raven:
Design LASER, start of the top module:
module LASER (
input CLK,
input RST,
input [3:0] X,
input [3:0] Y,
output reg [3:0] C1X,
output reg [3:0] C1Y,
output reg [3:0] C2X,
output reg [3:0] C2Y,
output reg DONE);
Size: about 1400 cells after synthesis, about 430 flip-flops, ~0.019 sq mm of cells after synthesis.
clock: 4.0 ns
lec_check: 0
cap_margin: 0
core_margin: 2
core_utilization: 68
cts_cluster_diameter: 28
cts_cluster_size: 37
hold_slack_margin: -0.09
setup_slack_margin: 0.32
slew_margin: 20
run.sh (not shown) runs the stock make flow with config.mk's settings and CLKGATE_MAP_FILE=.
The final report for raven shows a completed flow and a layout that fails verification, specifically setup timing.
Setup changes, raven to amber
# raven
export LEC_CHECK = 0
export CAP_MARGIN = 0
export CORE_MARGIN = 2
export CORE_UTILIZATION = 68
export CTS_CLUSTER_DIAMETER = 28
export CTS_CLUSTER_SIZE = 37
export HOLD_SLACK_MARGIN = -0.09
export SETUP_SLACK_MARGIN = 0.32
export SLEW_MARGIN = 20
create_clock -name core_clock -period 4.0 [get_ports {CLK}]
# amber
export LEC_CHECK = 0
export CAP_MARGIN = 0
export CORE_MARGIN = 2
export CORE_UTILIZATION = 72
export CTS_CLUSTER_SIZE = 13
export PLACE_DENSITY_LB_ADDON = 0.02
export SETUP_SLACK_MARGIN = 1.41
export SLEW_MARGIN = 20
create_clock -name core_clock -period 4.88 [get_ports {CLK}]
==> results <==
- DRC marker count from the first detailed-route iteration: amber < raven
- [amber] flow finished | final checks: failed | reasons: setup timing
- Looking only at clock period minus final worst setup slack, and setting everything else aside, the lower value of amber and raven goes to amber.
- Against raven, total stage count of the critical path in amber rose by more than 10%.
- amber vs raven: clock slew seen by the registers of the worst setup and hold paths up in amber

* * *

The RTL this note starts from:
==> flow/design.v <==
module LASER (
input CLK,
input RST,
input [3:0] X,
input [3:0] Y,
output reg [3:0] C1X,
output reg [3:0] C1Y,
output reg [3:0] C2X,
output reg [3:0] C2Y,
output reg DONE);
parameter LFSR_WIDTH = 10;
parameter [LFSR_WIDTH-1:0] threshold = 10'd150;
reg [LFSR_WIDTH-1:0] q;  
wire feedback;  
assign feedback = q[9] ^ q[6];
always @(posedge CLK) begin
    if (RST)
        q <= 10'h1;  
    else
        q <= {q[LFSR_WIDTH-2:0], feedback};  
end
wire [3:0] step;
assign step = (q[5])? 4'b0001: 4'b0010;   
reg [1:0] current_state;
reg [1:0] next_state;
parameter  INIT = 0;
parameter READ = 1;
parameter WALK = 2;
parameter OUTPUT = 3;
reg [5:0] cover_prev;  
reg [5:0] cover_current;  
reg [5:0] cover_max;  
reg [5:0] cnt;  
reg [3:0] corX [39:0];  
reg [3:0] corY [39:0];
reg [3:0] x1, y1, x2, y2;  
reg [3:0] tmpX1, tmpY1, tmpX2, tmpY2; 
reg [3:0] dx1, dy1, dx2, dy2;
reg [19:0] round;  
parameter MAX_ROUND = 20'd2000;
parameter [5:0] LAST = 6'd41;  
always @(posedge CLK) begin
  if (current_state == INIT) begin
    corX[cnt] <= X;
    corY[cnt] <= Y;
  end
  if (current_state == READ || next_state == READ) begin
    corX[cnt] <= X;
    corY[cnt] <= Y;
  end
end
always @(*) begin
  if (cnt == 6'd0 || cnt == LAST || next_state == READ || RST) begin
    dx1 = 4'd0; dy1 = 4'd0;
    dx2 = 4'd0; dy2 = 4'd0;
  end
  else if (next_state == WALK) begin
    dx1 = (tmpX1 > corX[cnt-6'd1])? tmpX1 - corX[cnt-6'd1] : corX[cnt-6'd1] - tmpX1;
    dy1 = (tmpY1 > corY[cnt-6'd1])? tmpY1 - corY[cnt-6'd1] : corY[cnt-6'd1] - tmpY1;
    dx2 = (tmpX2 > corX[cnt-6'd1])? tmpX2 - corX[cnt-6'd1] : corX[cnt-6'd1] - tmpX2;
    dy2 = (tmpY2 > corY[cnt-6'd1])? tmpY2 - corY[cnt-6'd1] : corY[cnt-6'd1] - tmpY2;
  end
  else begin
    dx1 = 4'd0; dy1 = 4'd0;
    dx2 = 4'd0; dy2 = 4'd0;
  end
end
always @(posedge CLK) begin
  if (RST)
    current_state <= INIT;
  else
    current_state <= next_state;
end
always @(*) begin
  case (current_state)
    INIT:
      next_state = (RST)? INIT: READ;
    READ:
      next_state = (cnt == 6'd39)? WALK: READ;
    WALK:  
      next_state = (round == MAX_ROUND)? OUTPUT: WALK;
    OUTPUT:
      next_state = INIT;
    default:
      next_state = INIT;
  endcase
end
always @(posedge CLK) begin
  if (RST)
    round <= 0;
  else if (current_state == OUTPUT)
    round <= 0;
  else if (current_state == WALK) begin
    if (cnt == LAST)
      round <= round + 1;
  end
end
always @(posedge CLK) begin
  if (RST) begin
    tmpX2 <= 4'd7; 
  end
  else if (current_state == OUTPUT) begin
    tmpX2 <= 4'd7;
  end
  else if (current_state == WALK && cnt == 6'd0) begin  
    if (q[5]) tmpX2 <= (x2+step < 16)? x2+step : 15; 
    else      tmpX2 <= (x2 > step) ? x2-step : 0;  
  end
end
always @(posedge CLK) begin
  if (RST) begin
    tmpY2 <= 4'd7;
  end
  else if (current_state == OUTPUT) begin
    tmpY2 <= 4'd7;
  end
  else if (current_state == WALK && cnt == 6'd0) begin  
    if (q[9]) tmpY2 <= (y2+step < 16)? y2+step : 15;
    else      tmpY2 <= (y2 > step)? y2-step : 0;  
  end
end
always @(posedge CLK) begin
  if (RST) begin
    tmpX1 <= 4'd7;
  end
  else if (current_state == OUTPUT) begin
    tmpX1 <= 4'd7;
  end
  else if (current_state == WALK && cnt == 6'd0) begin  
    if (q[0]) tmpX1 <= (x1+step < 16)? x1+step : 15;  
    else      tmpX1 <= (x1 > step)? x1-step : 0; 
  end
end
always @(posedge CLK) begin
  if (RST) begin
    tmpY1 <= 4'd7;
  end
  else if (current_state == OUTPUT) begin
    tmpY1 <= 4'd7;
  end
  else if (current_state == WALK && cnt == 6'd0) begin  
    if (q[3]) tmpY1 <= (y1+step < 16)? y1+step : 15; 
    else      tmpY1 <= (y1 > step)? y1-step : 0;  
  end
end
always @(posedge CLK) begin
  if (RST) begin
    x1 <= 4'd0; y1 <= 4'd0;
    x2 <= 4'd8; y2 <= 4'd8;
  end
  else if (current_state == OUTPUT) begin
    x1 <= 4'd0; y1 <= 4'd0;
    x2 <= 4'd8; y2 <= 4'd8;
  end
  else if (current_state == WALK) begin
    if (cnt == LAST) begin
      if(cover_current > cover_prev) begin
        x1 <= tmpX1; y1 <= tmpY1;
        x2 <= tmpX2; y2 <= tmpY2;
      end
      else begin  
        if (q < threshold) begin  
          x1 <= tmpX1; y1 <= tmpY1;
          x2 <= tmpX2; y2 <= tmpY2;
        end
      end
    end
  end
end
always @(posedge CLK) begin
  if (RST)
    cover_prev <= 6'd0;
  else if (current_state == OUTPUT)
    cover_prev <= 6'd0;
  else if (current_state == WALK) begin
    if(cnt == LAST) begin  
      if(cover_current > cover_prev)
        cover_prev <= cover_current;
      else begin  
        if (q < threshold)   
          cover_prev <= cover_current;
      end
    end
  end
end
always @(posedge CLK) begin
  if(RST)
    cover_current <= 6'd0;
  else if(next_state == OUTPUT)   
    cover_current <= 6'd0;
  else if(current_state == WALK) begin
    if(cnt > 0) begin
      if (cnt == LAST)
        cover_current <= 6'd0;
      else begin
        cover_current <= cover_current +
        ((dx1 + dy1 <= 4) || (dx1 == 3 && dy1 == 2) || (dx1 == 2 && dy1 == 3) ||
         (dx2 + dy2 <= 4) || (dx2 == 3 && dy2 == 2) || (dx2 == 2 && dy2 == 3));        
      end
    end
    else 
      cover_current <= 6'd0;
  end
  else
    cover_current <= 6'd0;
end
always @(posedge CLK) begin
  if(RST)
    cover_max <= 6'd0;
  else if(current_state == WALK) begin
    if(cnt == LAST) begin  
      if(cover_current > cover_max)
        cover_max <= cover_current;
    end
  end
  else if(current_state == OUTPUT)
    cover_max <= 0;
  else
    cover_max <= 0;
end
always @(posedge CLK) begin
  if (RST)
    cnt <= 0;
  else if (current_state == OUTPUT || next_state == OUTPUT)
    cnt <= 0;
  else if (next_state == READ)  
    cnt <= cnt + 1;
  else if (current_state == WALK) begin
      cnt <= (cnt == LAST)? 0: cnt+1;
  end
  else
    cnt <= 0;
end
always @(posedge CLK) begin
  if (RST) begin
    C1X <= 4'd7; C1Y <= 4'd7;
    C2X <= 4'd7; C2Y <= 4'd7;
  end
  else if (current_state == WALK) begin
    if(cnt == LAST) begin
      if(cover_current > cover_max) begin
        C1X <= tmpX1; C1Y <= tmpY1;
        C2X <= tmpX2; C2Y <= tmpY2;
      end
    end
  end
end
always @(posedge CLK) begin
  if(RST)
    DONE <= 1'b0;
  else if (next_state == OUTPUT)
    DONE <= 1'b1;
  else
    DONE <= 1'b0;
end
endmodule
make LEC_CHECK=0 CAP_MARGIN=20 CORE_MARGIN=2 CORE_UTILIZATION=72 CTS_CLUSTER_SIZE=49 PLACE_DENSITY_LB_ADDON=0.0 SETUP_SLACK_MARGIN=1.27 SLEW_MARGIN=20 finish   # period 4.34 ns
The baseline ran to the end with violations: setup timing.
Rerun with:
- CORE_UTILIZATION: 72 -> 28
- CTS_CLUSTER_SIZE: 49 -> unset
- PLACE_DENSITY_LB_ADDON: 0.0 -> unset
- SETUP_SLACK_MARGIN: 1.27 -> unset
- clock period: 4.34 -> 7.48 ns (I/O delays scaled with it)
Outcome:
- The changed run completed without violations
- worst hold slack barely changes
- final area goes down by a few percent
- die area goes up to 2.5 times its value
- total power goes down by well over a third
- area after synthesis stays the same

* * *

RTL: the design.v shown in full above, as it stands there.
make LEC_CHECK=0 ABC_AREA=1 CAP_MARGIN=20 CELL_PAD_IN_SITES_GLOBAL_PLACEMENT=0 CORE_ASPECT_RATIO=0.9 CORE_MARGIN=2 CORE_UTILIZATION=72 CTS_CLUSTER_DIAMETER=375 MIN_ROUTING_LAYER=met1 PLACE_DENSITY_LB_ADDON=0.14 SETUP_SLACK_MARGIN=-0.31 SLEW_MARGIN=15 finish   # period 4.7 ns
The baseline reached the layout checks and failed them: negative setup slack.
Rerun with:
==> flow/config.mk (replaced) <==
export PLATFORM = sky130hd
export DESIGN_NAME = LASER
export DESIGN_NICKNAME = LASER
export VERILOG_FILES = /design/flow/design.v
export SDC_FILE = /design/flow/constraint.sdc
export NUM_CORES = 4
export LEC_CHECK = 0
export CAP_MARGIN = 20
export CORE_MARGIN = 2
export CORE_UTILIZATION = 62
export CTS_CLUSTER_SIZE = 98
export SLEW_MARGIN = 20
==> flow/constraint.sdc (replaced) <==
create_clock -name core_clock -period 7.48 [get_ports {CLK}]
set_input_delay 1.4960 -clock core_clock [delete_from_list [all_inputs] [get_ports {CLK}]]
set_output_delay 1.4960 -clock core_clock [all_outputs]
set_load 0.01 [all_outputs]
- The changed run finished clean
- via count is lower by 32%
- final cell count went down by 26%
- total power went down by 43%
- die area rose by 12%
- non-clock buffer count decreases by 149
- count of clock-buffer cells in the layout rises by 2
Rerun with:
--- a/flow/config.mk
+++ b/flow/config.mk
@@ -9,4 +9,5 @@
 export CORE_MARGIN = 2
-export CORE_UTILIZATION = 62
-export CTS_CLUSTER_SIZE = 98
+export CORE_UTILIZATION = 71
+export CTS_CLUSTER_SIZE = 13
+export PLACE_DENSITY_LB_ADDON = 0.02
 export SLEW_MARGIN = 20
==> flow/constraint.sdc (replaced) <==
create_clock -name core_clock -period 4.88 [get_ports {CLK}]
set_input_delay 0.9760 -clock core_clock [delete_from_list [all_inputs] [get_ports {CLK}]]
set_output_delay 0.9760 -clock core_clock [all_outputs]
set_load 0.01 [all_outputs]
The changed run ran to the end with violations: negative setup slack.
Register-to-register slack degrades by 1.5 ns.
Worst setup slack degrades by 1.5 ns.
Non-clock buffer count is higher by 122.
Hold slack hardly moves.
Count of clock-buffer cells in the layout increases by 8.
Synthesized cell count stays the same.
Clock skew climbs by 0.012 ns.
Total power goes up by 65%.

* * *

RTL: the design.v shown in full above, as it stands there.
Settings: LEC_CHECK=0, ABC_AREA=1, CAP_MARGIN=20, CORE_MARGIN=2, CORE_UTILIZATION=72, CTS_CLUSTER_DIAMETER=393, SLEW_MARGIN=20; clock period 3.73 ns.
The baseline finished with negative setup slack left.
Rerun with:
Settings changed: ABC_AREA 1 to unset, CORE_UTILIZATION 72 to 22, CTS_CLUSTER_DIAMETER 393 to unset.
Clock period 3.73 ns to 5.86 ns, I/O delays scaled along.
The new run ran to the end with no violations.
Non-clock buffer count shrinks by 118.
Maximum frequency goes down by about 10%.
Total power went down by about 40%.
Die area came out higher to 3.1 times its value.
Synthesized area fell by about 3%.
Rerun with:
Settings changed: CORE_UTILIZATION 22 to 72, CTS_CLUSTER_DIAMETER set to 362, PLACE_DENSITY_LB_ADDON set to 0.0, SETUP_SLACK_MARGIN set to -0.35.
Clock period 5.86 ns to 4.45 ns, I/O delays scaled along.
Effect:
- With this change the flow finished with negative setup slack left
- count of clock-buffer cells in the layout falls by 6
- wire length rises by 29%
- non-clock buffer count rises by 47
- worst hold slack gains 3.4 ps
- synthesized area stays the same
- final area falls by 2.1%
- sequential share of layout area rises by 1.1 points
- critical path depth does not change
Rerun with:
Settings changed: CORE_UTILIZATION 72 to 40, CTS_CLUSTER_DIAMETER 362 to unset, PLACE_DENSITY_LB_ADDON 0.0 to unset, SETUP_SLACK_MARGIN -0.35 to unset.
Clock period 4.45 ns to 5.86 ns, I/O delays scaled along.
This time the run finished with timing, DRC and antenna clean; clock skew is lower by 37 ps; global-route usage is lower by 22 points; sequential share of layout area is lower by 0.12 points; hold slack loses 10 ps; clock power is lower by 24%; routed wire length is lower by 26%; final area barely changes; combinational power is lower by 31%; non-clock buffer count is lower by 55; critical path depth is lower by 1; fmax is higher by 3.4%.

* * *

Starts from the design.v that is shown in full above.
==> flow/config.mk <==
export PLATFORM = sky130hd
export DESIGN_NAME = LASER
export DESIGN_NICKNAME = LASER
export VERILOG_FILES = /design/flow/design.v
export SDC_FILE = /design/flow/constraint.sdc
export NUM_CORES = 4
export LEC_CHECK = 0
export ABC_AREA = 0
export CAP_MARGIN = 20
export CORE_MARGIN = 2
export CORE_UTILIZATION = 71
export CTS_CLUSTER_SIZE = 98
export GPL_TIMING_DRIVEN = 0
export SETUP_SLACK_MARGIN = 0.8
export SLEW_MARGIN = 20
==> flow/constraint.sdc <==
create_clock -name core_clock -period 6.0 [get_ports {CLK}]
set_input_delay 1.2000 -clock core_clock [delete_from_list [all_inputs] [get_ports {CLK}]]
set_output_delay 1.2000 -clock core_clock [all_outputs]
set_load 0.01 [all_outputs]
The baseline produced a layout that fails on setup timing.
Next try:
Settings changed: ABC_AREA 0 to 1, CTS_CLUSTER_DIAMETER set to 321, CTS_CLUSTER_SIZE 98 to 13, GPL_TIMING_DRIVEN 0 to unset, PLACE_DENSITY_LB_ADDON set to 0.02, SETUP_SLACK_MARGIN 0.8 to 0.84.
Clock period 6.0 ns to 4.88 ns, I/O delays scaled along.
=> The changed run completed and failed the layout checks on setup timing. Die size grows by a few percent. Total power rises by a quarter to a third. Via count rose by a quarter to a third. Synthesized area is higher by a few percent. Final area grows by a little under a tenth.
Next try:
Settings changed: ABC_AREA 1 to unset, CTS_CLUSTER_DIAMETER 321 to unset, CTS_CLUSTER_SIZE 13 to 24, PLACE_DENSITY_LB_ADDON 0.02 to unset, SETUP_SLACK_MARGIN 0.84 to 0.83.
Clock period 4.88 ns to 5.43 ns, I/O delays scaled along.
After rerunning: The changed run finished but fails on setup timing. Area after synthesis drops by 2.9%. Via count drops by 16%. Clock-buffer cell count climbs by 2. Wire length climbs by 3.3%. Sequential share of layout area climbs by 2.2 points. Worst setup slack improves by 17 ps. Cell count drops by 24%. Power drops by 5.3%. Worst hold slack improves by 44 ps. First-iteration DRC count is about the same.

* * *

Starts from the design.v that is shown in full above.
clock: 3.39 ns
lec_check: 0
cap_margin: 20
core_margin: 2
core_utilization: 72
cts_cluster_diameter: 362
hold_slack_margin: 0.29
place_density_lb_addon: 0.0
setup_slack_margin: -0.35
slew_margin: 20
The baseline ended with an error in detailed placement.
Next try:
ABC_AREA = 1   (was not set)
CORE_UTILIZATION = 70   (was 72)
CTS_CLUSTER_DIAMETER = not set   (was 362)
HOLD_SLACK_MARGIN = not set   (was 0.29)
PLACE_DENSITY_LB_ADDON = not set   (was 0.0)
SETUP_SLACK_MARGIN = not set   (was -0.35)
clock period = 4.74 ns   (was 3.39 ns; I/O delays follow)
Effect:
- The new run produced a layout that fails on negative setup slack
- area after synthesis climbs by about 3%
- die area climbs by 5.7%
- synthesized cell count climbs by 41%
Power is estimated from default activity; no workload was simulated.
